`flow/config.mk`:
```
export PLATFORM = sky130hd
export DESIGN_NAME = comm_top
export DESIGN_NICKNAME = comm_top
export VERILOG_FILES = /design/flow/design.v
export SDC_FILE = /design/flow/constraint.sdc
export NUM_CORES = 4
export LEC_CHECK = 0
export ABC_AREA = 1
export CAP_MARGIN = 20
export CORE_ASPECT_RATIO = 1.97
export CORE_MARGIN = 2
export CORE_UTILIZATION = 72
export CTS_CLUSTER_DIAMETER = 400
export CTS_CLUSTER_SIZE = 98
export PLACE_DENSITY_LB_ADDON = 0.04
export SETUP_SLACK_MARGIN = 0.61
export SLEW_MARGIN = 20
```
`flow/constraint.sdc`:
```
create_clock -name core_clock -period 2.66 [get_ports {sys_clk}]
set_input_delay 0.5320 -clock core_clock [delete_from_list [all_inputs] [get_ports {sys_clk}]]
set_output_delay 0.5320 -clock core_clock [all_outputs]
set_load 0.01 [all_outputs]
```
`flow/design.v`:
```
`timescale 1ns / 1ps
module clk_div(
   input wire sys_clk,
   input wire sys_clk_rst,
   output wire gen_clk, 
   output wire ps_clk, 
   output wire fsk_clk, 
   output wire gen_en,
   output wire ps_en,
   output wire fsk_en
);
   parameter fsk_div=5;
   parameter ps_div=fsk_div*16;
   parameter gen_div=ps_div*16;
   reg [$clog2(fsk_div)-1:0] fsk_cnt;
   reg [$clog2(ps_div)-1:0] ps_cnt;
   reg [$clog2(gen_div)-1:0] gen_cnt;
   reg gen_clk_reg;
   reg ps_clk_reg;
   reg fsk_clk_reg;
   assign gen_clk=gen_clk_reg;
   assign ps_clk=ps_clk_reg;
   assign fsk_clk=fsk_clk_reg;
   assign gen_en=~(gen_cnt<gen_div-1) & ~gen_clk_reg;
   assign ps_en=~(ps_cnt<ps_div-1) & ~ps_clk_reg;
   assign fsk_en=~(fsk_cnt<fsk_div-1) & ~fsk_clk_reg;
   always@(posedge sys_clk or posedge sys_clk_rst) begin
     if(sys_clk_rst) begin
       gen_cnt<=32'd0;
       ps_cnt<=32'd0;
       fsk_cnt<=32'd0;
       gen_clk_reg<=1'b0;
       ps_clk_reg<=1'b0;
       fsk_clk_reg<=1'b0;
     end
     else begin
       if(gen_cnt<gen_div-1) begin
         gen_cnt<=gen_cnt+32'd1;
         gen_clk_reg<=gen_clk_reg;
       end
       else begin
         gen_cnt<=32'd0;
         gen_clk_reg<=~gen_clk_reg;
       end
       if(ps_cnt<ps_div-1) begin
         ps_cnt<=ps_cnt+32'd1;
         ps_clk_reg<=ps_clk_reg;
       end
       else begin
         ps_cnt<=32'd0;
         ps_clk_reg<=~ps_clk_reg;
       end
       if(fsk_cnt<fsk_div-1) begin
         fsk_cnt<=fsk_cnt+32'd1;
         fsk_clk_reg<=fsk_clk_reg;
       end
       else begin
         fsk_cnt<=32'd0;
         fsk_clk_reg<=~fsk_clk_reg;
       end
     end
   end
endmodule
`timescale 1ns / 1ps
module sig_gen(
  input wire clk,
  input wire rst,
  input wire en,
  output wire [7:0] data_out
);
  reg [7:0] data_out_reg;
  assign data_out=data_out_reg;
  always@(posedge clk or posedge rst) begin
   if(rst) begin
    data_out_reg<=8'd0;
   end
   else if(en) begin
    data_out_reg<=data_out_reg+8'd1;
   end
  end
endmodule
`timescale 1ns / 1ps
module hamming_encode(
    input wire [7:0] bitstream,
    input wire clk,
    input wire rst,
    input wire en,
    output wire [15:0] hammingcode
);    
    reg [2:0] check1;
    reg [2:0] check2;
    reg [15:0] hammingcode_reg;
    assign hammingcode=hammingcode_reg;
always @(*) begin
    check1[2] <= bitstream[7] ^ bitstream[6] ^ bitstream[5];
    check1[1] <= bitstream[7] ^ bitstream[6] ^ bitstream[4];
    check1[0] <= bitstream[7] ^ bitstream[5] ^ bitstream[4];
    check2[2] <= bitstream[3] ^ bitstream[2] ^ bitstream[1];
    check2[1] <= bitstream[3] ^ bitstream[2] ^ bitstream[0];
    check2[0] <= bitstream[3] ^ bitstream[1] ^ bitstream[0];
end
always @(posedge clk or posedge rst) begin
    if (rst) begin
        hammingcode_reg <= 16'd0;
    end
    else if (en) hammingcode_reg <= {2'b11,bitstream[7:4], check1[2:0], bitstream[3:0], check2[2:0]};
end
endmodule
`timescale 1ns / 1ps
module P2S(
   input wire clk, 
   input wire rst,
   input wire en,
   input wire [15:0] din,
   output reg dout,
   output reg sig_valid
    );
    reg [3:0] cnt;
    always@(posedge clk or posedge rst) begin
      if(rst) begin
        cnt <= 4'd0;
        dout <= 1'b0;
        sig_valid <= 1'b0;
      end
      else if(en) begin
      if(din[15:14]==2'b11) begin
        dout <= din[15-cnt];
        sig_valid<=1'b1;
        if(cnt<=14) cnt <= cnt + 4'd1;
        else cnt <= 4'd0;
       end 
       else sig_valid<=1'b0;
      end
    end
endmodule
`timescale 1ns / 1ps
module fsk_modulate (
    input wire clk,
    input wire rst,
    input wire en,
    input wire bit_in,
    input wire sig_valid,
    output wire wave_out
);
    reg [3:0] cnt;
    reg wave_h, wave_l;
    always @(posedge clk or posedge rst) begin
		if (rst) begin
			cnt <= 4'b0000;
			wave_h <= 0;
			wave_l <= 0;
		end
		else if (en) begin
		 if(sig_valid) begin
			if(cnt == 4'b0111) begin
				wave_h <= ~wave_h;
				wave_l <= ~wave_l;
				cnt <= 4'b0000;
			end
			else if(~(cnt%4)) begin
				wave_h <= ~wave_h;
			end
			cnt <= cnt + 1;
		 end
		 else cnt<=4'b0;
		end
    end
    assign wave_out = bit_in?wave_h:wave_l;
endmodule
`timescale 1ns / 1ps
module fsk_demodulate(
   input wire clk,
   input wire rst,
   input wire en,
   input wire in,
   output reg out
 );
    reg [4:0] zeronum;
    reg [4:0] clknum;
    reg last,outreg;
    always@(posedge clk or posedge rst)
    begin
		if (rst) begin
			last<=0;
			zeronum<=0;
			clknum<=5'b0;
			outreg<=0;
			out<=0;
		end
		else if (en) begin
			clknum<=clknum+1;
			if(in!=last)
			begin
				zeronum<=zeronum+1;
			end
			if(clknum == 3) 
			begin
				if(zeronum > 1)
				begin
					outreg<=1;
				end
				else
				begin
					outreg<=0;
				end
			end 
			if(clknum == 15)
			begin
				clknum<=0;
				zeronum<=0;
				out<=outreg;
			end
			last<=in;
		end
    end
endmodule
`timescale 1ns / 1ps
module S2P(
  input wire clk, 
  input wire rst,
  input wire en,
  input wire din,
  output reg [13:0] hammingcode
    );
    reg [1:0] current;
    reg [1:0] next;
    parameter IDLE = 2'b00;
    parameter START = 2'b01;
    parameter RECEIVE = 2'b11;
    reg [13:0] temp_reg;
    reg current_bit;
    reg [15:0] cnt;
    reg flag; 
    always@(posedge clk or posedge rst) begin
      if(rst) begin
       current <= IDLE;
      end
      else if(en) begin
       current <= next;
      end
    end
    always@(*) begin
     case(current)
      IDLE:
        if(current_bit) next<=START;
        else next<=IDLE;
      START:
        if(current_bit) next<=RECEIVE;
        else next<=IDLE; 
      RECEIVE:begin
        if(cnt<13) begin
         next <= RECEIVE; 
        end
        else begin
         next <= IDLE;
        end
      end
      default:next <= IDLE;
     endcase
    end
    always@(posedge clk or posedge rst) begin
     if(rst) begin
      current_bit <= 1'b0;
      temp_reg <= 14'b0;
      cnt <= 16'd0;
      flag <= 1'b0;
      hammingcode <= 14'b0;
     end
     else if(en) begin
      current_bit<=din;
      case(current)
        IDLE:begin
         flag<=1'b0;
         temp_reg<=14'b0;
        end
        START:begin
         flag<=1'b0;
         temp_reg<=14'b0;
        end
        RECEIVE:begin
         temp_reg[13-cnt]<=current_bit;
         cnt<=cnt+16'd1;
         flag<=1'b0;
         if(cnt==13) begin
          flag<=1'b1;
          cnt<=16'd0;
         end
        end
        default:begin
         flag<=1'b0;
         temp_reg<=14'b0;
        end
      endcase
      if(flag) begin
       hammingcode <= temp_reg;
      end
     end
    end
endmodule
`timescale 1ns / 1ps
module hamming_decode(
    input [13:0] code,
    input clk,
    input rst,
    input en,
    output reg [7:0] bitstream
    );
    reg [2:0] check1;
    reg [2:0] check2;
always @(*) begin
    check1[2] <= code[13] ^ code[12] ^ code[11] ^ code[9];
    check1[1] <= code[13] ^ code[12] ^ code[10] ^ code[8];
    check1[0] <= code[13] ^ code[11] ^ code[10] ^ code[7];
    check2[2] <= code[6] ^ code[5] ^ code[4] ^ code[2];
    check2[1] <= code[6] ^ code[5] ^ code[3] ^ code[1];
    check2[0] <= code[6] ^ code[4] ^ code[3] ^ code[0];
end
always @(posedge clk or posedge rst) begin
     if (rst) begin
       bitstream <= 4'd0;
     end
     else if (en) begin
        case(check1)
            3'b111: bitstream[7:4] <= {~code[13], code[12:10]};
            3'b110: bitstream[7:4] <= {code[13], ~code[12], code[11:10]};
            3'b101: bitstream[7:4] <= {code[13:12], ~code[11], code[10]};
            3'b011: bitstream[7:4] <= {code[13:11], ~code[10]};
            default: bitstream[7:4] <= code[13:10];
        endcase
        case(check2)
            3'b111: bitstream[3:0] <= {~code[6], code[5:3]};
            3'b110: bitstream[3:0] <= {code[6], ~code[5], code[4:3]};
            3'b101: bitstream[3:0] <= {code[6:5], ~code[4], code[3]};
            3'b011: bitstream[3:0] <= {code[6:4], ~code[3]};
            default: bitstream[3:0] <= code[6:3];
        endcase
     end
end
endmodule
`timescale 1ns / 1ps
module Tx_top(
  input wire sys_clk,
  input wire sys_clk_rst,
  input wire rst,
  output wire [7:0] data_out, 
  output wire [15:0] hammingcode,
  output wire fsk_out 
);
  wire gen_clk;
  wire ps_clk;
  wire fsk_clk;
  wire gen_en;
  wire ps_en;
  wire fsk_en;
  clk_div my_clk_div(
   .sys_clk(sys_clk),
   .sys_clk_rst(sys_clk_rst),
   .gen_clk(gen_clk),
   .ps_clk(ps_clk),
   .fsk_clk(fsk_clk),
   .gen_en(gen_en),
   .ps_en(ps_en),
   .fsk_en(fsk_en)
  );
  sig_gen my_sig_gen(
    .clk(sys_clk),
    .en(gen_en),
    .rst(rst),
    .data_out(data_out)
  );
  hamming_encode my_hamming_encode(
    .bitstream(data_out),
    .clk(sys_clk),
    .en(gen_en),
    .rst(rst),
    .hammingcode(hammingcode)
  );
  wire dout;
  wire sig_valid;
  P2S my_P2S(
    .clk(sys_clk),
    .en(ps_en),
    .rst(rst),
    .din(hammingcode),
    .dout(dout),
    .sig_valid(sig_valid)
  );
  fsk_modulate my_fsk_modulate(
    .clk(sys_clk),
    .en(fsk_en),
    .rst(rst),
    .bit_in(dout),
    .sig_valid(sig_valid),
    .wave_out(fsk_out)
  );
endmodule
`timescale 1ns / 1ps
module Rx_top(
  input wire sys_clk,
  input wire sys_clk_rst,
  input wire rst,
  input wire bit_in, 
  output wire [13:0] hammingcode,
  output wire [7:0] sig_out
);
  wire gen_clk;
  wire ps_clk;
  wire fsk_clk;
  wire gen_en;
  wire ps_en;
  wire fsk_en;
  clk_div my_clk_div(
   .sys_clk(sys_clk),
   .sys_clk_rst(sys_clk_rst),
   .gen_clk(gen_clk),
   .ps_clk(ps_clk),
   .fsk_clk(fsk_clk),
   .gen_en(gen_en),
   .ps_en(ps_en),
   .fsk_en(fsk_en)
  );
  wire de_fsk_out;
  fsk_demodulate my_fsk_demodulate(
    .clk(sys_clk),
    .en(fsk_en),
    .rst(rst),
    .in(bit_in),
    .out(de_fsk_out)
  );
  S2P my_S2P(
    .clk(sys_clk),
    .en(ps_en),
    .rst(rst),
    .din(de_fsk_out),
    .hammingcode(hammingcode)
  );
  hamming_decode my_hamming_decode(
    .code(hammingcode),
    .clk(sys_clk),
    .en(gen_en),
    .rst(rst),
    .bitstream(sig_out)
  );
endmodule
`timescale 1ns / 1ps
module comm_top(
  input wire sys_clk,
  input wire sys_clk_rst,
  input wire rst,
  input wire bit_in, 
  output wire bit_out, 
  output wire [7:0] data_trans, 
  output wire [7:0] data_recev 
);
  wire [15:0] en_hamming_code; 
  wire [13:0] de_hamming_code; 
Tx_top my_Tx_top(
  .sys_clk(sys_clk),
  .sys_clk_rst(sys_clk_rst),
  .rst(rst),
  .data_out(data_trans), 
  .hammingcode(en_hamming_code),
  .fsk_out(bit_out) 
);
Rx_top my_Rx_top(
  .sys_clk(sys_clk),
  .sys_clk_rst(sys_clk_rst),
  .rst(rst),
  .bit_in(bit_in), 
  .hammingcode(de_hamming_code),
  .sig_out(data_recev) 
);
endmodule
```
`flow/run.sh`:
```
#!/bin/bash
# the make line also repeats each setting of config.mk as NAME=value (left out here)
make -C /OpenROAD-flow-scripts/flow DESIGN_CONFIG=/design/flow/config.mk WORK_HOME=/design/flow/orfs CLKGATE_MAP_FILE= finish
```
==> results of run 1 <==
-- stage by stage --
stage | setup TNS, ns | instances | util, %
3_3_place_gp | -3.75 | 1252 | 82.3
3_5_place_dp | -4.52 | 1252 | 82.3
2_1_floorplan | -2.92 | 1026 | -
6_report | -8.19 | 1328 | 94.2
5_1_grt | -10.84 | 1327 | 94.2
4_1_cts | -3.54 | 1298 | 90.1
-- metal layers --
metal	up-vias	wire length, um	global-route usage (%)
li1	3621	-	-
met1	4201	9370	39.6
met5	-	11	0
met3	366	2920	8.47
met2	831	15300	72.7
met4	2	3540	25.9
-- what timing repair did --
item | 4_1_cts | 5_1_grt
setup buffers | 14 | 26
pin swaps | 18 | 28
gates resized | 42 | 76
endpoints found under the setup margin | 69 | 65
gates cloned | 0 | 3
-- layout make-up --
| type | instances | area, um2 | area share, % |
|---|---|---|---|
| Multi-Input combinational cell | 722 | 4350 | 40.6 |
| Sequential cell | 153 | 3840 | 35.9 |
| Timing Repair inverter | 3 | 22.5 | 0.211 |
| Tap cell | 142 | 178 | 1.66 |
| Antenna cell | 1 | 2.50 | 0.0234 |
| Clock buffer | 19 | 443 | 4.14 |
| Inverter | 133 | 512 | 4.78 |
| Timing Repair Buffer | 142 | 1180 | 11.0 |
| Clock inverter | 13 | 181 | 1.70 |
==> flow_metrics.py, run 1 <==
# Metrics from the implementation run
metrics = {
    "route": {
        "wirelength_routed_um": 31200,
        "post-route-drc-count": 0,
        "first_pass_iters": 7,
        "viasPerCell": 6.79,
        "wire_per_inst_um": 23.5,
        "vias": 9021,
        "route.antenna.remaining_nets": 0,
        "drt_iter0_drc": 1297,
    },
    "logic_synthesis": {
        "post_synth_xor_area_fraction_pct": 6.11,
        "share_of_synthesized_cell_area_in_full_adder_half_adder_and_majority_cells_pct": 2.85,
        "post_synth_and_or_nand_nor_area_fraction_pct": 27.8,
        "largest_area_cell": "sky130_fd_sc_hd__dfrtp_1",
        "syn_area_um2": 8330,
        "ys_seq_share_pct": 46.0,
        "topCellsByArea": "sky130_fd_sc_hd__dfrtp_1, sky130_fd_sc_hd__nand2_1, sky130_fd_sc_hd__inv_1, sky130_fd_sc_hd__nor2_1, sky130_fd_sc_hd__o21ai_0",
        "top_cell_area_share_pct": 45.7,
        "netlist_top_cells_count": "sky130_fd_sc_hd__nand2_1, sky130_fd_sc_hd__dfrtp_1, sky130_fd_sc_hd__inv_1",
        "postSynthCellCount": 1026,
        "ys_types": 47,
        "edf_count": 0,
        "ys_async_sr_fraction_pct": 100,
        "yosys_area_um2": 8330,
        "postSynth.topFlopCell": "sky130_fd_sc_hd__dfrtp_1",
        "ys_ff": 153,
        "avg_cell_area_syn_um2": 8.12,
        "yosys_warnings": 8,
        "yosys-dominant-comb-family": "simple AND/OR/NAND/NOR gates",
        "ys_cells": 1026,
        "mappedNetlistNets": 1049,
        "synth_top_cell_by_count": "sky130_fd_sc_hd__nand2_1",
        "synthAoiAreaFrac_pct": 9.28,
        "mux_share_pct": 0.947,
    },
    "sta": {
        "worst_slack_ns": -0.859,
        "report.final.setup_viol": 14,
        "period_minus_slack_ns": 3.52,
        "max_freq_ghz": 0.284,
        "timing_worst_slew_pin_value_ns": 0.686,
        "maxSlewViolCount": 0,
        "rsz_0062_raised_after_global_routing": "true",
        "worst_hold_slack_ns": 0.448,
        "timing.clock.skew_ns": 0.00839,
        "hold_violations": 0,
        "slew-limit-headroom_pct": 54.2,
        "finalClockPeriodUsage_pct": 132,
    },
    "hold_path": {
        "hold_start": "my_Tx_top.my_clk_div.fsk_cnt[0]",
        "hold-path-endpoint": "my_Tx_top.my_clk_div.fsk_cnt[0]",
        "hold_path_depth": 1,
        "hold_crit_class": "flip-flop to flip-flop",
    },
    "worst_setup_path": {
        "path_class": "flip-flop to flip-flop",
        "worst_setup_sp_type": "flip-flop",
        "cp_data_arrival_time_ns": 3.76,
        "startpoint_of_the_most_critical_setup_path": "my_Rx_top.my_S2P.cnt[7]",
        "timing.rr.start": "my_Rx_top.my_S2P.cnt[7]",
        "worst_path_most_repeated_cell": "sky130_fd_sc_hd__nand2_1",
        "required_time_worst_endpoint_ns": 2.90,
        "ff_to_ff_setup_slack_ns": -0.86,
        "critical-path-max-stage-delay_ns": 0.47,
        "path_delay_family": "simple AND/OR/NAND/NOR gates",
        "critical_path.endpoint_type": "flip-flop",
        "critical_path_cell_count": 25,
        "critPathMaxFanout": 6,
        "reg2reg_depth": 25,
        "endpoint": "my_Rx_top.my_S2P.temp_reg[12]",
        "crit-reg2reg-capture": "my_Rx_top.my_S2P.temp_reg[12]",
        "worst-path-buf-inv": 6,
        "crit_path_top_delay_cell": "sky130_fd_sc_hd__dfrtp_1",
    },
    "global_route": {
        "grt_antenna_before_repair": 1,
        "grt_overflow": 0,
        "grt_pass1_vias": 8230,
        "grt_pass1_wl_um": 38500,
        "grt.total_usage_pct": 40.0,
        "grt_start_max_net_pins": 49,
    },
    "floorplan": {
        "floorplan.die.width_um": 80.6,
        "fp.dieArea_um2": 12500,
        "num_io_pins": 21,
        "coreArea_um2": 11400,
        "fp.dieH_um": 155,
        "floorplanUtilization_pct": 73.3,
        "placement_rows": 55,
    },
    "power": {
        "p_per_area_nw_per_um2": 483,
        "leakage_uw": 0.00525,
        "pg_comb_uw": 121,
        "clockNetworkPower_uw": 2680,
        "power.total_uw": 5170,
        "seq_power_share_pct": 45.8,
        "power_sequential_uw": 2360,
        "p_sw_uw": 1250,
        "cell_internal_pwr_uw": 3920,
        "power_top_consumer": "the clock network",
        "share_clk_of_total_power_pct": 51.9,
        "vdd_drop_max_mv": 0.635,
        "swShare_pct": 24.2,
        "logic_pwr_share_pct": 2.3,
    },
    "clock_network": {
        "clk_latency_ns": 0.44,
        "clk_pin_slew_ns": 0.07,
        "tritoncts": "built",
        "numClockSinks": 153,
        "h-tree-depth": 4,
        "cts.root.buffer_cell": "sky130_fd_sc_hd__clkbuf_16",
        "postCtsHoldBufs": 0,
        "cts_made_buffers": 17,
        "cts_max_path_buffers": 2,
    },
    "place": {
        "dpl.hpwl_um": 14400,
        "pre_cts_slack_ns": -0.397,
        "globalplace.congestion": 0.948,
        "post_dp_cell_area_um2": 9350,
        "buffer_ports.inserted": 20,
    },
    "outcome": {
        "run_status": "finished with violations",
        "failed_layout_checks": "setup timing",
    },
    "finish": {
        "area.growth.synth_to_final_pct": 28.5,
        "num-fill-cells": 350,
        "design_area_final_um2": 10700,
        "nNetsFinal": 1195,
    },
    "flow_run": {
        "maxCapViolations": 0,
        "stage_log_warnings": 33,
    },
}
==> run 2, diff against run 1 <==
Settings changed: CORE_ASPECT_RATIO 1.97 to default, CORE_UTILIZATION 72 to 68, CTS_CLUSTER_DIAMETER 400 to default, CTS_CLUSTER_SIZE 98 to 37, HOLD_SLACK_MARGIN from default to 0.3, PLACE_DENSITY_LB_ADDON 0.04 to default, SETUP_SLACK_MARGIN 0.61 to 1.2.
Clock period 2.66 ns to 4.0 ns, I/O delays scaled along.
==> run 2 against run 1 <==
  * The run now finishes clean
  * Worst hold slack got worse by 0.0088 ns
  * Final cell count fell by 6.9%
  * Combinational power decreased by 44%
  * First-iteration DRC count fell by 67%
  * Critical path type unchanged
  * Largest cell class unchanged
  * Largest power group unchanged
==> flow_metrics.py, run 2 <==
# Metrics from the implementation run
metrics = {
    "finish": {
        "nNetsFinal": 1099,
        "area.growth.synth_to_final_pct": 16.2,
        "area.sequential_um2": 3840,
        "num-fill-cells": 774,
        "comb_area_um2": 4130,
    },
    "logic_synthesis": {
        "ys_seq_share_pct": 46.0,
        "ys_ff": 153,
        "mappedNetlistNets": 1049,
        "ys_async_sr_fraction_pct": 100,
        "yosys-dominant-comb-family": "simple AND/OR/NAND/NOR gates",
        "largest_area_cell": "sky130_fd_sc_hd__dfrtp_1",
        "post_synth_xor_area_fraction_pct": 6.11,
        "ys_types": 47,
        "syn_area_um2": 8330,
        "yosys_warnings": 8,
        "share_of_synthesized_cell_area_in_full_adder_half_adder_and_majority_cells_pct": 2.85,
        "postSynthCellCount": 1026,
        "post_synth_and_or_nand_nor_area_fraction_pct": 27.8,
        "postSynth.topFlopCell": "sky130_fd_sc_hd__dfrtp_1",
        "top_cell_area_share_pct": 45.7,
        "edf_count": 0,
        "topCellsByArea": "sky130_fd_sc_hd__dfrtp_1, sky130_fd_sc_hd__nand2_1, sky130_fd_sc_hd__inv_1, sky130_fd_sc_hd__nor2_1, sky130_fd_sc_hd__o21ai_0",
        "mux_share_pct": 0.947,
        "netlist_top_cells_count": "sky130_fd_sc_hd__nand2_1, sky130_fd_sc_hd__dfrtp_1, sky130_fd_sc_hd__inv_1",
        "avg_cell_area_syn_um2": 8.12,
        "synth_top_cell_by_count": "sky130_fd_sc_hd__nand2_1",
        "ys_cells": 1026,
        "yosys_area_um2": 8330,
        "synthAoiAreaFrac_pct": 9.28,
    },
    "power": {
        "pg_comb_uw": 68.2,
        "power_sequential_uw": 1570,
        "p_per_area_nw_per_um2": 333,
        "swShare_pct": 20.7,
        "clockNetworkPower_uw": 1580,
        "leakage_uw": 0.00466,
        "power_top_consumer": "the clock network",
        "logic_pwr_share_pct": 2.1,
        "share_clk_of_total_power_pct": 49.1,
        "p_sw_uw": 667,
        "seq_power_share_pct": 48.8,
        "vdd_drop_max_mv": 0.313,
        "cell_internal_pwr_uw": 2550,
    },
    "clock_network": {
        "h-tree-depth": 4,
        "clk_latency_ns": 0.42,
        "numClockSinks": 153,
        "cts.root.buffer_cell": "sky130_fd_sc_hd__clkbuf_16",
        "postCtsHoldBufs": 0,
        "cts_max_path_buffers": 2,
        "cts_made_buffers": 17,
        "tritoncts": "built",
        "clk_pin_slew_ns": 0.06,
    },
    "hold_path": {
        "hold_start": "my_Tx_top.my_clk_div.fsk_cnt[0]",
        "hold-path-endpoint": "my_Tx_top.my_clk_div.fsk_cnt[0]",
        "hold_crit_class": "flip-flop to flip-flop",
        "hold_path_depth": 1,
    },
    "worst_setup_path": {
        "worst_path_most_repeated_cell": "sky130_fd_sc_hd__nand2_1",
        "timing.rr.start": "my_Rx_top.my_S2P.cnt[1]",
        "endpoint": "my_Rx_top.my_S2P.temp_reg[9]",
        "required_time_worst_endpoint_ns": 4.31,
        "cp_data_arrival_time_ns": 3.41,
        "crit_path_top_delay_cell": "sky130_fd_sc_hd__dfrtp_2",
        "crit_chain": "ha_4, nand2_8, nand2_8, nor2_4, nand2_2, nand2_1, nand2_2, nor2_4, nand3_2, nor3_2, ha_2, nor2_1, nand2_1, nor2_1, nand3_1, nand2_2, nand4_4, nor2_4, nand3_1, nand2_1, nand2_1, nand2_1, nand2_1",
        "worst-path-buf-inv": 0,
        "ff_to_ff_setup_slack_ns": 0.90,
        "critical_path.endpoint_type": "flip-flop",
        "path_class": "flip-flop to flip-flop",
        "critical_path_cell_count": 23,
        "critPathMaxFanout": 8,
        "path_delay_family": "simple AND/OR/NAND/NOR gates",
        "critical-path-max-stage-delay_ns": 0.46,
        "worst_setup_sp_type": "flip-flop",
        "crit-reg2reg-capture": "my_Rx_top.my_S2P.temp_reg[9]",
        "reg2reg_depth": 23,
        "startpoint_of_the_most_critical_setup_path": "my_Rx_top.my_S2P.cnt[1]",
    },
    "sta": {
        "finalClockPeriodUsage_pct": 77.6,
        "rsz_0062_raised_after_global_routing": "true",
        "period_minus_slack_ns": 3.10,
        "worst_slack_ns": 0.896,
        "timing.clock.skew_ns": 0.00796,
        "setup-tns-final_ns": 0,
        "maxSlewViolCount": 0,
        "slew-limit-headroom_pct": 47.5,
        "timing_worst_slew_pin_value_ns": 0.784,
        "hold_violations": 0,
        "report.final.setup_viol": 0,
        "max_freq_ghz": 0.322,
    },
    "outcome": {
        "run_status": "timing/DRC/antenna clean",
    },
    "floorplan": {
        "fp.dieH_um": 115,
        "num_io_pins": 21,
        "floorplan.die.width_um": 115,
        "fp.dieArea_um2": 13100,
        "floorplanUtilization_pct": 69.6,
        "coreArea_um2": 12000,
        "placement_rows": 40,
    },
    "flow_run": {
        "stage_log_warnings": 35,
        "maxCapViolations": 0,
    },
    "place": {
        "pre_cts_slack_ns": 0.807,
        "dpl.hpwl_um": 11100,
        "globalplace.congestion": 0.856,
        "buffer_ports.inserted": 20,
    },
    "route": {
        "post-route-drc-count": 0,
        "drt_iter0_drc": 433,
        "antennaDiodeCount": 0,
        "wirelength_routed_um": 17100,
        "vias": 6716,
        "wire_per_inst_um": 13.8,
        "viasPerCell": 5.43,
        "route.antenna.remaining_nets": 0,
        "first_pass_iters": 5,
    },
    "global_route": {
        "grt_start_max_net_pins": 50,
        "grt_antenna_before_repair": 0,
        "grt_pass1_wl_um": 29000,
        "grt_pass1_vias": 6420,
        "grt_overflow": 0,
        "grt.total_usage_pct": 27.8,
    },
}
-- run 2: stage by stage --
step / power [uW] / cells / hold WS (ns) / area [um2] / util [%]
global placement: 1670 / 1180 / 0.418 / 8730 / 73.0
CTS: 3240 / 1227 / 0.441 / 9510 / 79.5
detailed placement: 1670 / 1180 / 0.420 / 8730 / 73.0
global route: 3320 / 1236 / 0.471 / 9680 / 80.9
floorplan: 1650 / 1026 / 0.403 / 8380 / -
finish: 3220 / 1236 / 0.439 / 9680 / 80.9
-- run 2: area by class of cell --
class,instances,area share (%)
inverters,133,5.26
flip-flops and latches,153,39.7
well taps,147,1.90
multi-input cells,722,42.6
repair buffers,49,4.48
clock inverters,5,0.582
clock buffers,27,5.51
-- run 2: routing by layer --
layer	track usage [%]	vias to the layer above	wire (um)
met3	5.93	32	562
met5	0	-	0
li1	-	3418	-
met2	44.4	134	8260
met4	11.0	0	422
met1	37.3	3132	7830
-- run 2: what timing repair did --
item                       in CTS  in global routing
setup endpoints to repair      23                 44
pin swaps                      17                 11
resized                        21                 26
setup buffers                  15                  9
==> run 3, diff against run 2 <==
Settings changed: ABC_AREA 1 to default, CORE_UTILIZATION 68 to 15, CTS_CLUSTER_SIZE 37 to default, HOLD_SLACK_MARGIN 0.3 to default, SETUP_SLACK_MARGIN 1.2 to default.
Clock period 4.0 ns to 11.9 ns, I/O delays scaled along.
==> run 3 against run 2 <==
  * Critical path depth fell by 10
  * Final cell count rose by 22%
  * Global-route usage shrank 22 points
  * Critical endpoint is now my_Rx_top.my_S2P.temp_reg[5]
==> flow_metrics.py, run 3 <==
# Metrics from the implementation run
metrics = {
    "clock_network": {
        "h-tree-depth": 4,
        "setup_buffers_after_cts": 0,
        "cts_made_buffers": 17,
        "clk_latency_ns": 0.44,
        "cts.root.buffer_cell": "sky130_fd_sc_hd__clkbuf_16",
        "postCtsHoldBufs": 0,
        "cts_max_path_buffers": 2,
        "clk_pin_slew_ns": 0.06,
        "number_of_cells_upsized_or_downsized_after_cts": 0,
        "tritoncts": "built",
        "numClockSinks": 153,
    },
    "worst_setup_path": {
        "critical_path_cell_count": 13,
        "crit_chain": "ha_1, a2111oi_4, nand3_2, nor4b_2, o2111ai_1, nor3_1, ha_1, inv_1, nor3_1, a32o_1, o2111ai_1, a21oi_1, o22ai_1",
        "ff_to_ff_setup_slack_ns": 7.79,
        "endpoint": "my_Rx_top.my_S2P.temp_reg[5]",
        "required_time_worst_endpoint_ns": 12.21,
        "crit_path_top_delay_cell": "sky130_fd_sc_hd__a32o_1",
        "cp_data_arrival_time_ns": 4.42,
        "worst-path-buf-inv": 1,
        "path_class": "flip-flop to flip-flop",
        "critical-path-max-stage-delay_ns": 0.73,
        "reg2reg_depth": 13,
        "timing.rr.start": "my_Rx_top.my_S2P.cnt[1]",
        "startpoint_of_the_most_critical_setup_path": "my_Rx_top.my_S2P.cnt[1]",
        "critical_path.endpoint_type": "flip-flop",
        "critPathMaxFanout": 22,
        "path_delay_family": "AND-OR/OR-AND gates",
        "crit-reg2reg-capture": "my_Rx_top.my_S2P.temp_reg[5]",
        "worst_setup_sp_type": "flip-flop",
    },
    "sta": {
        "timing.clock.skew_ns": 0.0101,
        "report.final.setup_viol": 0,
        "rsz_0062_raised_after_global_routing": "false",
        "setup-tns-final_ns": 0,
        "hold_violations": 0,
        "period_minus_slack_ns": 4.11,
        "maxSlewViolCount": 0,
        "worst_hold_slack_ns": 0.427,
        "max_freq_ghz": 0.243,
        "slew-limit-headroom_pct": 30.6,
        "timing_worst_slew_pin_value_ns": 1.03,
        "finalClockPeriodUsage_pct": 34.5,
    },
    "power": {
        "leakage_uw": 0.00397,
        "power_sequential_uw": 531,
        "p_sw_uw": 254,
        "cell_internal_pwr_uw": 832,
        "share_clk_of_total_power_pct": 49.0,
        "vdd_drop_max_mv": 0.0913,
        "power_top_consumer": "the clock network",
        "p_per_area_nw_per_um2": 114,
        "swShare_pct": 23.4,
        "clockNetworkPower_uw": 532,
        "pg_comb_uw": 22.9,
        "logic_pwr_share_pct": 2.1,
        "seq_power_share_pct": 48.9,
    },
    "outcome": {
        "run_status": "timing/DRC/antenna clean",
    },
    "floorplan": {
        "coreArea_um2": 52800,
        "floorplanUtilization_pct": 15.2,
        "floorplan.die.width_um": 235,
        "fp.dieArea_um2": 55300,
        "num_io_pins": 21,
        "placement_rows": 84,
        "fp.dieH_um": 235,
    },
    "route": {
        "wirelength_routed_um": 15100,
        "first_pass_iters": 6,
        "post-route-drc-count": 0,
        "viasPerCell": 3.70,
        "wire_per_inst_um": 9.99,
        "vias": 5577,
        "drt_iter0_drc": 283,
        "antennaDiodeCount": 0,
        "route.antenna.remaining_nets": 0,
    },
    "flow_run": {
        "maxCapViolations": 0,
        "stage_log_warnings": 30,
    },
    "finish": {
        "area.growth.synth_to_final_pct": 18.6,
        "nNetsFinal": 831,
        "num-fill-cells": 5856,
    },
    "logic_synthesis": {
        "ys_seq_share_pct": 47.7,
        "postSynthCellCount": 808,
        "syn_area_um2": 8020,
        "yosys_area_um2": 8020,
        "post_synth_xor_area_fraction_pct": 11.9,
        "topCellsByArea": "sky130_fd_sc_hd__dfrtp_1, sky130_fd_sc_hd__xnor2_1, sky130_fd_sc_hd__nand2_1, sky130_fd_sc_hd__xor2_1, sky130_fd_sc_hd__nor2_1",
        "postSynth.topFlopCell": "sky130_fd_sc_hd__dfrtp_1",
        "synthAoiAreaFrac_pct": 9.30,
        "ys_types": 61,
        "post_synth_and_or_nand_nor_area_fraction_pct": 20.8,
        "synth_top_cell_by_count": "sky130_fd_sc_hd__dfrtp_1",
        "share_of_synthesized_cell_area_in_full_adder_half_adder_and_majority_cells_pct": 2.96,
        "yosys_warnings": 8,
        "mux_share_pct": 4.29,
        "netlist_top_cells_count": "sky130_fd_sc_hd__dfrtp_1, sky130_fd_sc_hd__nand2_1, sky130_fd_sc_hd__nor2_1",
        "avg_cell_area_syn_um2": 9.93,
        "ys_async_sr_fraction_pct": 100,
        "top_cell_area_share_pct": 47.4,
        "yosys-dominant-comb-family": "simple AND/OR/NAND/NOR gates",
        "ys_cells": 808,
        "ys_ff": 153,
        "largest_area_cell": "sky130_fd_sc_hd__dfrtp_1",
        "edf_count": 0,
        "mappedNetlistNets": 831,
    },
    "global_route": {
        "grt_pass1_wl_um": 26600,
        "grt_start_max_net_pins": 71,
        "gr-usage-met3_pct": 1.36,
        "grt.busiest_layer": "met2",
        "grt_pass1_vias": 5496,
        "groute.layer.met1.usage_pct": 7.68,
        "grt_overflow": 0,
        "grt_antenna_before_repair": 0,
        "grt.total_usage_pct": 5.77,
        "gr-usage-met2_pct": 8.73,
    },
    "hold_path": {
        "hold_crit_class": "flip-flop to flip-flop",
        "hold-path-endpoint": "my_Rx_top.my_clk_div.fsk_cnt[0]",
        "hold_path_depth": 1,
        "hold_start": "my_Rx_top.my_clk_div.fsk_cnt[0]",
    },
    "place": {
        "globalplace.congestion": 0.759,
        "buffer_ports.inserted": 20,
        "dpl.hpwl_um": 10500,
    },
}
run 3: cell type report:
type | count | area, um2 | share of cell area, %
inverters | 14 | 55.1 | 0.579
well taps | 688 | 861 | 9.05
flip-flops and latches | 153 | 3830 | 40.3
clock buffers | 19 | 443 | 4.66
clock inverters | 13 | 136 | 1.43
multi-input cells | 599 | 3960 | 41.7
repair buffers | 23 | 223 | 2.34
run 3: stage by stage:
stage / worst slack [ns] / power [uW] / instances / instance area (um2) / utilization [%]
after floorplan: 6.76 / 557 / 808 / 8020 / -
final: 7.79 / 1090 / 1509 / 9510 / 18.0
after global placement: 7.78 / 564 / 1477 / 8930 / 16.9
after detailed placement: 7.74 / 565 / 1477 / 8930 / 16.9
after CTS: 7.76 / 1110 / 1509 / 9510 / 18.0
after global routing: 7.36 / 1140 / 1509 / 9510 / 18.0
run 3: layer usage:
| layer | vias to the layer above | part of all wire [%] |
|---|---|---|
| li1 | 2787 | - |
| met1 | 2691 | 51 |
| met2 | 79 | 44 |
| met3 | 20 | 2.8 |
| met4 | 0 | 2.1 |
| met5 | - | 0 |
==> run 4, diff against run 3 <==
Settings changed: ABC_AREA from default to 0, CAP_MARGIN 20 to 5, CELL_PAD_IN_SITES_DETAIL_PLACEMENT from default to 0, CELL_PAD_IN_SITES_GLOBAL_PLACEMENT from default to 1, CORE_MARGIN 2 to 7, CORE_UTILIZATION 15 to 39, CTS_CLUSTER_DIAMETER from default to 65, GPL_ROUTABILITY_DRIVEN from default to 1, GPL_TIMING_DRIVEN from default to 0, HOLD_SLACK_MARGIN from default to -0.06, MAX_ROUTING_LAYER from default to met4, MIN_ROUTING_LAYER from default to met1, SETUP_SLACK_MARGIN from default to 0.46, SLEW_MARGIN 20 to 10, TNS_END_PERCENT from default to 65.
Clock period 11.9 ns to 2.7 ns, I/O delays scaled along.
==> run 4 against run 3 <==
  * The layout now fails its checks (setup timing)
  * Sequential share of layout area shrank 1.4 points
  * Combinational power grew to 4.8 times the previous value
  * Design area increased by 3.5%
  * Worst setup slack got worse by 8.5 ns
  * Clock power rose to 4.6 times the previous value
  * Global-route usage up 8.8 points
  * Routed wire length increased by 11%
  * Die area down 55%
  * Critical path type unchanged
  * Critical endpoint is now my_Rx_top.my_S2P.temp_reg[9]
  * Largest cell class unchanged
  * Largest power group unchanged
  * Highest routed layer unchanged
==> flow_metrics.py, run 4 <==
# Metrics from the implementation run
metrics = {
    "hold_path": {
        "hold_path_depth": 1,
        "hold_start": "my_Rx_top.my_clk_div.fsk_cnt[0]",
        "hold-path-endpoint": "my_Rx_top.my_clk_div.fsk_cnt[0]",
        "hold_crit_class": "flip-flop to flip-flop",
    },
    "global_route": {
        "grt_pass1_vias": 5776,
        "grt_pass1_wl_um": 28900,
        "gr-usage-met3_pct": 2.99,
        "grt_overflow": 0,
        "gr-usage-met2_pct": 22.0,
        "groute.layer.met1.usage_pct": 20.0,
        "grt_start_max_net_pins": 38,
        "grt_antenna_before_repair": 0,
        "grt.busiest_layer": "met2",
        "grt.total_usage_pct": 14.6,
    },
    "outcome": {
        "failed_layout_checks": "setup timing",
        "run_status": "finished with violations",
    },
    "worst_setup_path": {
        "timing.rr.start": "my_Rx_top.my_S2P.cnt[2]",
        "path_class": "flip-flop to flip-flop",
        "critical-path-max-stage-delay_ns": 0.39,
        "ff_to_ff_setup_slack_ns": -0.75,
        "worst_setup_sp_type": "flip-flop",
        "reg2reg_depth": 14,
        "crit-reg2reg-capture": "my_Rx_top.my_S2P.temp_reg[9]",
        "critical_path_cell_count": 14,
        "cp_data_arrival_time_ns": 3.77,
        "startpoint_of_the_most_critical_setup_path": "my_Rx_top.my_S2P.cnt[2]",
        "critPathMaxFanout": 5,
        "crit_chain": "ha_2, buf_6, a2111oi_4, buf_4, nand3_4, nor4b_4, buf_4, o2111ai_4, or3_4, a2111oi_4, or2_1, buf_6, nand4_4, o32ai_2",
        "worst-path-buf-inv": 4,
        "required_time_worst_endpoint_ns": 3.01,
        "endpoint": "my_Rx_top.my_S2P.temp_reg[9]",
        "path_delay_family": "simple AND/OR/NAND/NOR gates",
        "critical_path.endpoint_type": "flip-flop",
        "crit_path_top_delay_cell": "sky130_fd_sc_hd__dfrtp_1",
    },
    "logic_synthesis": {
        "mux_share_pct": 4.29,
        "netlist_top_cells_count": "sky130_fd_sc_hd__dfrtp_1, sky130_fd_sc_hd__nand2_1, sky130_fd_sc_hd__nor2_1",
        "syn_area_um2": 8020,
        "synthAoiAreaFrac_pct": 9.30,
        "post_synth_xor_area_fraction_pct": 11.9,
        "share_of_synthesized_cell_area_in_full_adder_half_adder_and_majority_cells_pct": 2.96,
        "top_cell_area_share_pct": 47.4,
        "yosys_warnings": 8,
        "topCellsByArea": "sky130_fd_sc_hd__dfrtp_1, sky130_fd_sc_hd__xnor2_1, sky130_fd_sc_hd__nand2_1, sky130_fd_sc_hd__xor2_1, sky130_fd_sc_hd__nor2_1",
        "ys_async_sr_fraction_pct": 100,
        "edf_count": 0,
        "synth_top_cell_by_count": "sky130_fd_sc_hd__dfrtp_1",
        "postSynthCellCount": 808,
        "largest_area_cell": "sky130_fd_sc_hd__dfrtp_1",
        "ys_ff": 153,
        "ys_types": 61,
        "postSynth.topFlopCell": "sky130_fd_sc_hd__dfrtp_1",
        "mappedNetlistNets": 831,
        "ys_seq_share_pct": 47.7,
        "ys_cells": 808,
        "yosys-dominant-comb-family": "simple AND/OR/NAND/NOR gates",
        "yosys_area_um2": 8020,
        "post_synth_and_or_nand_nor_area_fraction_pct": 20.8,
        "avg_cell_area_syn_um2": 9.93,
    },
    "clock_network": {
        "postCtsHoldBufs": 0,
        "clk_latency_ns": 0.42,
        "numClockSinks": 153,
        "tritoncts": "built",
        "cts_max_path_buffers": 2,
        "cts_made_buffers": 17,
        "clk_pin_slew_ns": 0.06,
        "h-tree-depth": 4,
        "cts.root.buffer_cell": "sky130_fd_sc_hd__clkbuf_16",
    },
    "power": {
        "logic_pwr_share_pct": 2.3,
        "leakage_uw": 0.00438,
        "p_sw_uw": 1080,
        "vdd_drop_max_mv": 0.395,
        "share_clk_of_total_power_pct": 49.9,
        "clockNetworkPower_uw": 2440,
        "pg_comb_uw": 111,
        "power_top_consumer": "the clock network",
        "cell_internal_pwr_uw": 3820,
        "p_per_area_nw_per_um2": 497,
        "power.total_uw": 4890,
        "swShare_pct": 22.0,
        "seq_power_share_pct": 47.8,
        "power_sequential_uw": 2340,
    },
    "sta": {
        "hold_violations": 0,
        "finalClockPeriodUsage_pct": 128,
        "period_minus_slack_ns": 3.45,
        "setup-tns-final_ns": -8.99,
        "timing_worst_slew_pin_value_ns": 0.833,
        "maxSlewViolCount": 0,
        "max_freq_ghz": 0.289,
        "timing.clock.skew_ns": 0.0122,
        "worst_hold_slack_ns": 0.432,
        "report.final.setup_viol": 14,
        "slew-limit-headroom_pct": 44.4,
        "worst_slack_ns": -0.755,
        "rsz_0062_raised_after_global_routing": "true",
    },
    "route": {
        "wire_per_inst_um": 14.4,
        "first_pass_iters": 4,
        "post-route-drc-count": 0,
        "viasPerCell": 5.04,
        "wirelength_routed_um": 16700,
        "route.antenna.remaining_nets": 0,
        "vias": 5851,
        "antennaDiodeCount": 0,
        "drt_iter0_drc": 270,
    },
    "floorplan": {
        "fp.dieH_um": 157,
        "fp.dieArea_um2": 24800,
        "floorplan.die.width_um": 157,
        "floorplanUtilization_pct": 39.8,
        "placement_rows": 52,
        "coreArea_um2": 20200,
        "num_io_pins": 21,
    },
    "place": {
        "globalplace.congestion": 0.787,
        "post_dp_cell_area_um2": 8670,
        "buffer_ports.inserted": 20,
        "dpl.hpwl_um": 11600,
    },
    "flow_run": {
        "stage_log_warnings": 33,
        "maxCapViolations": 0,
    },
    "finish": {
        "layout.core_utilization_pct": 48.8,
        "area.growth.synth_to_final_pct": 22.8,
        "nNetsFinal": 903,
        "comb_area_um2": 4260,
        "num-fill-cells": 1878,
        "area.sequential_um2": 3830,
        "design_area_final_um2": 9850,
    },
}
==> run 4: repair_timing <==
action	in CTS	in global routing
setup buffers	11	17
cloned	0	1
endpoints found under the setup margin	46	76
resized	21	75
pin swaps	17	23
==> run 4: cell type report <==
type / instances / share of cell area, %
plain buffers: 42 / 2.57
clock buffers: 18 / 4.36
clock inverters: 13 / 1.72
inverters: 14 / 0.572
multi-input cells: 599 / 43.3
flip-flops and latches: 153 / 38.9
well taps: 270 / 3.43
repair buffers: 53 / 5.18
==> run 4: metal layers <==
| metal | routed length (um) | part of all wire (%) |
|---|---|---|
| met5 | 0 | 0 |
| met4 | 162 | 0.97 |
| met3 | 409 | 2.4 |
| met2 | 7770 | 47 |
| met1 | 8350 | 50 |
==> run 4: through the flow <==
| stage | setup WS, ns | std cells |
|---|---|---|
| final | -0.755 | 1162 |
| after CTS | -0.764 | 1144 |
| after floorplan | -0.624 | 808 |
| after global routing | -0.928 | 1162 |
| after global placement | -1.09 | 1098 |
| after detailed placement | -1.19 | 1102 |
==> run 5, diff against run 4 <==
Settings changed: ABC_AREA 0 to default, CAP_MARGIN 5 to 20, CELL_PAD_IN_SITES_DETAIL_PLACEMENT 0 to default, CELL_PAD_IN_SITES_GLOBAL_PLACEMENT 1 to default, CORE_MARGIN 7 to 2, CORE_UTILIZATION 39 to 64, CTS_CLUSTER_DIAMETER 65 to 189, CTS_CLUSTER_SIZE from default to 96, GPL_ROUTABILITY_DRIVEN 1 to default, GPL_TIMING_DRIVEN 0 to default, HOLD_SLACK_MARGIN -0.06 to default, MAX_ROUTING_LAYER met4 to default, MIN_ROUTING_LAYER met1 to default, SETUP_SLACK_MARGIN 0.46 to default, SLEW_MARGIN 10 to 20, TNS_END_PERCENT 65 to default.
Clock period 2.7 ns to 8.59 ns, I/O delays scaled along.
==> run 5 against run 4 <==
  * Total power is 69% lower
  * Synthesized cell count unchanged
  * Clock skew shrank 0.0051 ns
  * Largest power group unchanged
  * Synthesized area stayed put
  * Sequential share of layout area increased by 4.2 points
  * Highest routed layer unchanged
  * Via count shrank 2.8%
  * Worst hold slack worse by 0.0058 ns
  * First-iteration DRC count is 32% higher
  * Now clean on timing, DRC and antenna
  * Routed wire length down 12%
  * Register-to-register slack improved by 5.3 ns
==> flow_metrics.py, run 5 <==
# Metrics from the implementation run
metrics = {
    "sta": {
        "report.final.setup_viol": 0,
        "max_freq_ghz": 0.247,
        "timing_worst_slew_pin_value_ns": 0.985,
        "finalClockPeriodUsage_pct": 47.1,
        "period_minus_slack_ns": 4.04,
        "worst_slack_ns": 4.55,
        "setup-tns-final_ns": 0,
        "hold_violations": 0,
        "slew-limit-headroom_pct": 34.2,
        "maxSlewViolCount": 0,
        "rsz_0062_raised_after_global_routing": "false",
        "timing.clock.skew_ns": 0.00711,
    },
    "finish": {
        "nNetsFinal": 833,
        "area.growth.synth_to_final_pct": 10.8,
        "layout.core_utilization_pct": 73.4,
        "fin_cells": 991,
        "design_area_final_um2": 8890,
    },
    "worst_setup_path": {
        "critical_path.endpoint_type": "flip-flop",
        "critical-path-max-stage-delay_ns": 0.70,
        "timing.rr.start": "my_Rx_top.my_S2P.cnt[1]",
        "ff_to_ff_setup_slack_ns": 4.55,
        "worst-path-buf-inv": 1,
        "required_time_worst_endpoint_ns": 8.89,
        "endpoint": "my_Rx_top.my_S2P.temp_reg[5]",
        "startpoint_of_the_most_critical_setup_path": "my_Rx_top.my_S2P.cnt[1]",
        "crit_chain": "ha_1, a2111oi_4, nand3_2, nor4b_2, o2111ai_1, nor3_1, ha_1, inv_1, nor3_1, a32o_1, o2111ai_1, a21oi_1, o22ai_1",
        "cp_data_arrival_time_ns": 4.34,
        "crit_path_top_delay_cell": "sky130_fd_sc_hd__a32o_1",
        "critical_path_cell_count": 13,
        "critPathMaxFanout": 22,
        "crit-reg2reg-capture": "my_Rx_top.my_S2P.temp_reg[5]",
        "path_class": "flip-flop to flip-flop",
        "worst_setup_sp_type": "flip-flop",
        "path_delay_family": "AND-OR/OR-AND gates",
        "reg2reg_depth": 13,
    },
    "logic_synthesis": {
        "avg_cell_area_syn_um2": 9.93,
        "synth_top_cell_by_count": "sky130_fd_sc_hd__dfrtp_1",
        "ys_types": 61,
        "share_of_synthesized_cell_area_in_full_adder_half_adder_and_majority_cells_pct": 2.96,
        "yosys_warnings": 8,
        "postSynth.topFlopCell": "sky130_fd_sc_hd__dfrtp_1",
        "yosys_area_um2": 8020,
        "synthAoiAreaFrac_pct": 9.30,
        "largest_area_cell": "sky130_fd_sc_hd__dfrtp_1",
        "yosys-dominant-comb-family": "simple AND/OR/NAND/NOR gates",
        "postSynthCellCount": 808,
        "netlist_top_cells_count": "sky130_fd_sc_hd__dfrtp_1, sky130_fd_sc_hd__nand2_1, sky130_fd_sc_hd__nor2_1",
        "syn_area_um2": 8020,
        "ys_ff": 153,
        "ys_cells": 808,
        "ys_seq_share_pct": 47.7,
        "post_synth_and_or_nand_nor_area_fraction_pct": 20.8,
        "mappedNetlistNets": 831,
        "edf_count": 0,
        "topCellsByArea": "sky130_fd_sc_hd__dfrtp_1, sky130_fd_sc_hd__xnor2_1, sky130_fd_sc_hd__nand2_1, sky130_fd_sc_hd__xor2_1, sky130_fd_sc_hd__nor2_1",
        "ys_async_sr_fraction_pct": 100,
        "mux_share_pct": 4.29,
        "top_cell_area_share_pct": 47.4,
        "post_synth_xor_area_fraction_pct": 11.9,
    },
    "clock_network": {
        "numClockSinks": 153,
        "h-tree-depth": 4,
        "cts_max_path_buffers": 2,
        "postCtsHoldBufs": 0,
        "tritoncts": "built",
        "clk_pin_slew_ns": 0.06,
        "cts.root.buffer_cell": "sky130_fd_sc_hd__clkbuf_16",
        "number_of_cells_upsized_or_downsized_after_cts": 0,
        "setup_buffers_after_cts": 0,
        "clk_latency_ns": 0.42,
        "cts_made_buffers": 17,
    },
    "power": {
        "clockNetworkPower_uw": 762,
        "leakage_uw": 0.00400,
        "p_sw_uw": 307,
        "pg_comb_uw": 31.3,
        "share_clk_of_total_power_pct": 49.8,
        "cell_internal_pwr_uw": 1220,
        "p_per_area_nw_per_um2": 172,
        "power_top_consumer": "the clock network",
        "seq_power_share_pct": 48.1,
        "logic_pwr_share_pct": 2.0,
        "vdd_drop_max_mv": 0.144,
        "swShare_pct": 20.0,
        "power_sequential_uw": 737,
    },
    "floorplan": {
        "placement_rows": 40,
        "floorplan.die.width_um": 116,
        "fp.dieH_um": 116,
        "fp.dieArea_um2": 13400,
        "coreArea_um2": 12100,
        "floorplanUtilization_pct": 66.2,
        "num_io_pins": 21,
    },
    "global_route": {
        "grt_pass1_vias": 5465,
        "grt.total_usage_pct": 23.8,
        "grt_overflow": 0,
        "grt_start_max_net_pins": 54,
        "grt_antenna_before_repair": 0,
        "grt_pass1_wl_um": 25000,
    },
    "route": {
        "antennaDiodeCount": 0,
        "vias": 5688,
        "wirelength_routed_um": 14600,
        "wire_per_inst_um": 14.8,
        "first_pass_iters": 5,
        "route.antenna.remaining_nets": 0,
        "drt_iter0_drc": 357,
        "viasPerCell": 5.74,
        "post-route-drc-count": 0,
    },
    "place": {
        "globalplace.congestion": 0.923,
        "post_dp_cell_area_um2": 8290,
        "pre_cts_slack_ns": 4.60,
        "placed_cells": 959,
        "dpl.hpwl_um": 10300,
        "buffer_ports.inserted": 20,
    },
    "hold_path": {
        "hold_path_depth": 1,
        "hold-path-endpoint": "my_Tx_top.my_clk_div.fsk_cnt[0]",
        "hold_crit_class": "flip-flop to flip-flop",
        "hold_start": "my_Tx_top.my_clk_div.fsk_cnt[0]",
    },
    "outcome": {
        "run_status": "timing/DRC/antenna clean",
    },
    "flow_run": {
        "stage_log_warnings": 32,
        "maxCapViolations": 0,
    },
}
-- run 5: layout make-up --
class,count,area (um2)
multi-input combinational,599,3950
sequential,153,3830
fill,914,3220
clock buffer,23,448
timing repair buffer,25,238
tap,168,210
clock inverter,9,153
inverter,14,56.3
-- run 5: through the flow --
stage | total power (uW) | hold WS (ns)
detailed placement | 781 | 0.422
finish | 1530 | 0.426
global placement | 779 | 0.413
CTS | 1550 | 0.430
floorplan | 772 | 0.403
global route | 1580 | 0.444
-- run 5: routing by layer --
metal	wire, um	part of all wire [%]	track usage [%]	vias up
li1	-	-	-	2795
met1	6740	46	31.2	2771
met2	7150	49	38.8	95
met3	471	3.2	5.23	27
met4	273	1.9	9.60	0
met5	0	0	0	-
==> run 6, diff against run 5 <==
Settings changed: ABC_AREA from default to 1, CAP_MARGIN 20 to 0, CELL_PAD_IN_SITES_DETAIL_PLACEMENT from default to 0, CORE_UTILIZATION 64 to 72, CTS_CLUSTER_DIAMETER 189 to 385, CTS_CLUSTER_SIZE 96 to 17, GPL_TIMING_DRIVEN from default to 1, HOLD_SLACK_MARGIN from default to -0.09, MAX_ROUTING_LAYER from default to met4, MIN_ROUTING_LAYER from default to met1, PLACE_DENSITY_LB_ADDON from default to 0.01, SETUP_SLACK_MARGIN from default to 0.82, SLEW_MARGIN 20 to 35, TNS_END_PERCENT from default to 80.
Clock period 8.59 ns to 2.77 ns, I/O delays scaled along.
==> run 6 against run 5 <==
  * The run now fails in 5_1_grt
  * Synthesized cell count grew 27%
  * Synthesized area grew 3.8%
  * Die area shrank 7.5%
==> flow_metrics.py, run 6 <==
# Auto-generated metrics
metrics = {
    "outcome": {
        "run_status": "stopped before the end",
        "flow.stopped_at": "5_1_grt",
    },
    "floorplan": {
        "floorplan.die.width_um": 112,
        "num_io_pins": 21,
        "fp.dieH_um": 112,
        "floorplanUtilization_pct": 73.2,
        "placement_rows": 39,
        "coreArea_um2": 11400,
        "fp.dieArea_um2": 12400,
    },
    "logic_synthesis": {
        "mux_share_pct": 0.947,
        "post_synth_xor_area_fraction_pct": 6.11,
        "yosys_area_um2": 8330,
        "mappedNetlistNets": 1049,
        "ys_types": 47,
        "ys_cells": 1026,
        "synthAoiAreaFrac_pct": 9.28,
        "yosys-dominant-comb-family": "simple AND/OR/NAND/NOR gates",
        "synth_top_cell_by_count": "sky130_fd_sc_hd__nand2_1",
        "syn_area_um2": 8330,
        "ys_ff": 153,
        "ys_seq_share_pct": 46.0,
        "postSynth.topFlopCell": "sky130_fd_sc_hd__dfrtp_1",
        "yosys_warnings": 8,
        "post_synth_and_or_nand_nor_area_fraction_pct": 27.8,
        "netlist_top_cells_count": "sky130_fd_sc_hd__nand2_1, sky130_fd_sc_hd__dfrtp_1, sky130_fd_sc_hd__inv_1",
        "topCellsByArea": "sky130_fd_sc_hd__dfrtp_1, sky130_fd_sc_hd__nand2_1, sky130_fd_sc_hd__inv_1, sky130_fd_sc_hd__nor2_1, sky130_fd_sc_hd__o21ai_0",
        "share_of_synthesized_cell_area_in_full_adder_half_adder_and_majority_cells_pct": 2.85,
        "avg_cell_area_syn_um2": 8.12,
        "top_cell_area_share_pct": 45.7,
        "ys_async_sr_fraction_pct": 100,
        "largest_area_cell": "sky130_fd_sc_hd__dfrtp_1",
        "edf_count": 0,
        "postSynthCellCount": 1026,
    },
    "clock_network": {
        "cts_made_buffers": 17,
        "h-tree-depth": 4,
        "numClockSinks": 153,
        "cts_max_path_buffers": 2,
        "cts.root.buffer_cell": "sky130_fd_sc_hd__clkbuf_16",
    },
    "place": {
        "dpl.hpwl_um": 12200,
        "placed_cells": 1243,
        "buffer_ports.inserted": 20,
        "globalplace.congestion": 0.880,
        "pre_cts_slack_ns": -0.362,
    },
}
==> run 6: what timing repair did <==
| item | 4_1_cts |
|---|---|
| buffers inserted | 39 |
| resized | 68 |
| hold buffers | 0 |
| pin swaps | 29 |
| endpoints found under the setup margin | 85 |
| gates cloned | 2 |
==> run 6: stage by stage <==
| stage | setup TNS, ns | util [%] | total power (uW) | cell area, um2 | hold WS, ns |
|---|---|---|---|---|---|
| after floorplan | -1.44 | - | 2380 | 8440 | 0.403 |
| after global placement | -2.94 | 81.7 | 2410 | 9290 | 0.416 |
| after detailed placement | -4.04 | 81.7 | 2410 | 9290 | 0.420 |
| after CTS | -2.44 | 91.4 | 4700 | 10400 | 0.436 |
==> run 7, diff against run 6 <==
Settings changed: CAP_MARGIN 0 to 20, CELL_PAD_IN_SITES_DETAIL_PLACEMENT 0 to default, CORE_UTILIZATION 72 to 69, CTS_CLUSTER_DIAMETER 385 to 189, CTS_CLUSTER_SIZE 17 to 96, GPL_TIMING_DRIVEN 1 to default, HOLD_SLACK_MARGIN -0.09 to default, MAX_ROUTING_LAYER met4 to default, MIN_ROUTING_LAYER met1 to default, PLACE_DENSITY from default to 0.37, PLACE_DENSITY_LB_ADDON 0.01 to default, SETUP_SLACK_MARGIN 0.82 to default, SLEW_MARGIN 35 to 20, TNS_END_PERCENT 80 to 10.
Clock period 2.77 ns to 8.07 ns, I/O delays scaled along.
==> run 7 against run 6 <==
  * Synthesized cell count is the same
  * Die area increased by 4.2%
  * Synthesized area did not move
  * The run now finishes clean
==> flow_metrics.py, run 7 <==
# Metrics from the implementation run
metrics = {
    "sta": {
        "slew-limit-headroom_pct": 34.3,
        "finalClockPeriodUsage_pct": 42.1,
        "report.final.setup_viol": 0,
        "timing_worst_slew_pin_value_ns": 0.982,
        "setup-tns-final_ns": 0,
        "timing.clock.skew_ns": 0.00585,
        "max_freq_ghz": 0.295,
        "period_minus_slack_ns": 3.39,
        "hold_violations": 0,
        "rsz_0062_raised_after_global_routing": "false",
        "worst_hold_slack_ns": 0.439,
        "maxSlewViolCount": 0,
    },
    "hold_path": {
        "hold_crit_class": "flip-flop to flip-flop",
        "hold_path_depth": 1,
        "hold-path-endpoint": "my_Tx_top.my_clk_div.fsk_cnt[0]",
        "hold_start": "my_Tx_top.my_clk_div.fsk_cnt[0]",
    },
    "worst_setup_path": {
        "required_time_worst_endpoint_ns": 8.37,
        "timing.rr.start": "my_Rx_top.my_S2P.cnt[1]",
        "critPathMaxFanout": 6,
        "ff_to_ff_setup_slack_ns": 4.68,
        "path_class": "flip-flop to flip-flop",
        "crit_path_top_delay_cell": "sky130_fd_sc_hd__dfrtp_1",
        "crit-reg2reg-capture": "my_Rx_top.my_S2P.temp_reg[4]",
        "path_delay_family": "simple AND/OR/NAND/NOR gates",
        "critical_path_cell_count": 24,
        "reg2reg_depth": 24,
        "worst_path_most_repeated_cell": "sky130_fd_sc_hd__nand2_1",
        "endpoint": "my_Rx_top.my_S2P.temp_reg[4]",
        "critical_path.endpoint_type": "flip-flop",
        "critical-path-max-stage-delay_ns": 0.43,
        "crit_chain": "inv_1, ha_1, inv_1, nand2_1, nor2_2, nand2_2, nor2_4, nand2_4, nor2_4, nand3_1, nor3_1, ha_1, nor2_1, nand2_1, nor2_1, nand3_1, nand2_2, nand4_4, nor2_4, nand3_1, nand2_1, nand2_1, nand2_1, nand2_1",
        "startpoint_of_the_most_critical_setup_path": "my_Rx_top.my_S2P.cnt[1]",
        "worst-path-buf-inv": 2,
        "cp_data_arrival_time_ns": 3.69,
        "worst_setup_sp_type": "flip-flop",
    },
    "logic_synthesis": {
        "ys_cells": 1026,
        "yosys_area_um2": 8330,
        "top_cell_area_share_pct": 45.7,
        "edf_count": 0,
        "postSynth.topFlopCell": "sky130_fd_sc_hd__dfrtp_1",
        "ys_ff": 153,
        "syn_area_um2": 8330,
        "share_of_synthesized_cell_area_in_full_adder_half_adder_and_majority_cells_pct": 2.85,
        "synthAoiAreaFrac_pct": 9.28,
        "yosys-dominant-comb-family": "simple AND/OR/NAND/NOR gates",
        "synth_top_cell_by_count": "sky130_fd_sc_hd__nand2_1",
        "netlist_top_cells_count": "sky130_fd_sc_hd__nand2_1, sky130_fd_sc_hd__dfrtp_1, sky130_fd_sc_hd__inv_1",
        "ys_types": 47,
        "post_synth_xor_area_fraction_pct": 6.11,
        "mappedNetlistNets": 1049,
        "ys_seq_share_pct": 46.0,
        "ys_async_sr_fraction_pct": 100,
        "post_synth_and_or_nand_nor_area_fraction_pct": 27.8,
        "mux_share_pct": 0.947,
        "yosys_warnings": 8,
        "postSynthCellCount": 1026,
        "avg_cell_area_syn_um2": 8.12,
        "topCellsByArea": "sky130_fd_sc_hd__dfrtp_1, sky130_fd_sc_hd__nand2_1, sky130_fd_sc_hd__inv_1, sky130_fd_sc_hd__nor2_1, sky130_fd_sc_hd__o21ai_0",
        "largest_area_cell": "sky130_fd_sc_hd__dfrtp_1",
    },
    "global_route": {
        "grt_overflow": 0,
        "grt_pass1_wl_um": 27500,
        "grt.total_usage_pct": 26.2,
        "grt_start_max_net_pins": 80,
        "grt_antenna_before_repair": 0,
        "grt_pass1_vias": 6181,
    },
    "power": {
        "leakage_uw": 0.00453,
        "cell_internal_pwr_uw": 1300,
        "p_per_area_nw_per_um2": 177,
        "power_top_consumer": "the clock network",
        "logic_pwr_share_pct": 2.1,
        "power_sequential_uw": 778,
        "p_sw_uw": 346,
        "seq_power_share_pct": 47.2,
        "swShare_pct": 21.0,
        "vdd_drop_max_mv": 0.158,
        "pg_comb_uw": 34.5,
        "clockNetworkPower_uw": 836,
        "share_clk_of_total_power_pct": 50.7,
        "power.total_uw": 1650,
    },
    "finish": {
        "comb_area_um2": 3920,
        "area.sequential_um2": 3830,
        "layout.core_utilization_pct": 78.2,
        "area.growth.synth_to_final_pct": 11.8,
        "nNetsFinal": 1074,
        "design_area_final_um2": 9310,
        "num-fill-cells": 859,
    },
    "clock_network": {
        "clk_latency_ns": 0.42,
        "number_of_cells_upsized_or_downsized_after_cts": 0,
        "numClockSinks": 153,
        "clk_pin_slew_ns": 0.06,
        "cts_made_buffers": 17,
        "tritoncts": "built",
        "setup_buffers_after_cts": 0,
        "cts.root.buffer_cell": "sky130_fd_sc_hd__clkbuf_16",
        "cts_max_path_buffers": 2,
        "h-tree-depth": 4,
        "postCtsHoldBufs": 0,
    },
    "route": {
        "vias": 6563,
        "route.antenna.remaining_nets": 0,
        "wire_per_inst_um": 13.0,
        "post-route-drc-count": 0,
        "antennaDiodeCount": 0,
        "first_pass_iters": 7,
        "drt_iter0_drc": 447,
        "wirelength_routed_um": 15700,
        "viasPerCell": 5.42,
    },
    "floorplan": {
        "num_io_pins": 21,
        "fp.dieH_um": 114,
        "floorplanUtilization_pct": 69.9,
        "placement_rows": 40,
        "floorplan.die.width_um": 114,
        "fp.dieArea_um2": 13000,
        "coreArea_um2": 11900,
    },
    "place": {
        "dpl.hpwl_um": 10800,
        "globalplace.congestion": 0.857,
        "post_dp_cell_area_um2": 8660,
        "buffer_ports.inserted": 20,
    },
    "flow_run": {
        "stage_log_warnings": 32,
        "maxCapViolations": 0,
    },
    "outcome": {
        "run_status": "timing/DRC/antenna clean",
    },
}
## run 7: per-layer routing
metal | GRT usage, % | vias to the layer above | wire, um | share of wire (%)
li1 | - | 3371 | - | -
met1 | 35.8 | 3054 | 7470 | 47
met2 | 43.0 | 119 | 7570 | 48
met3 | 4.89 | 19 | 483 | 3.1
met4 | 8.46 | 0 | 217 | 1.4
met5 | 0 | - | 0 | 0
## run 7: layout make-up
| class | count | share of cell area, % |
|---|---|---|
| tap | 147 | 1.98 |
| timing repair buffer | 24 | 2.69 |
| clock inverter | 15 | 2.16 |
| multi-input combinational | 722 | 42.1 |
| clock buffer | 17 | 4.57 |
| inverter | 133 | 5.42 |
| sequential | 153 | 41.1 |
## run 7: metrics by stage
| stage | setup WS, ns | cells |
|---|---|---|
| CTS | 4.67 | 1210 |
| floorplan | 3.70 | 1026 |
| detailed placement | 4.71 | 1178 |
| global route | 4.27 | 1211 |
| finish | 4.68 | 1211 |
| global placement | 4.78 | 1178 |
Power and IR drop assume default switching activity.
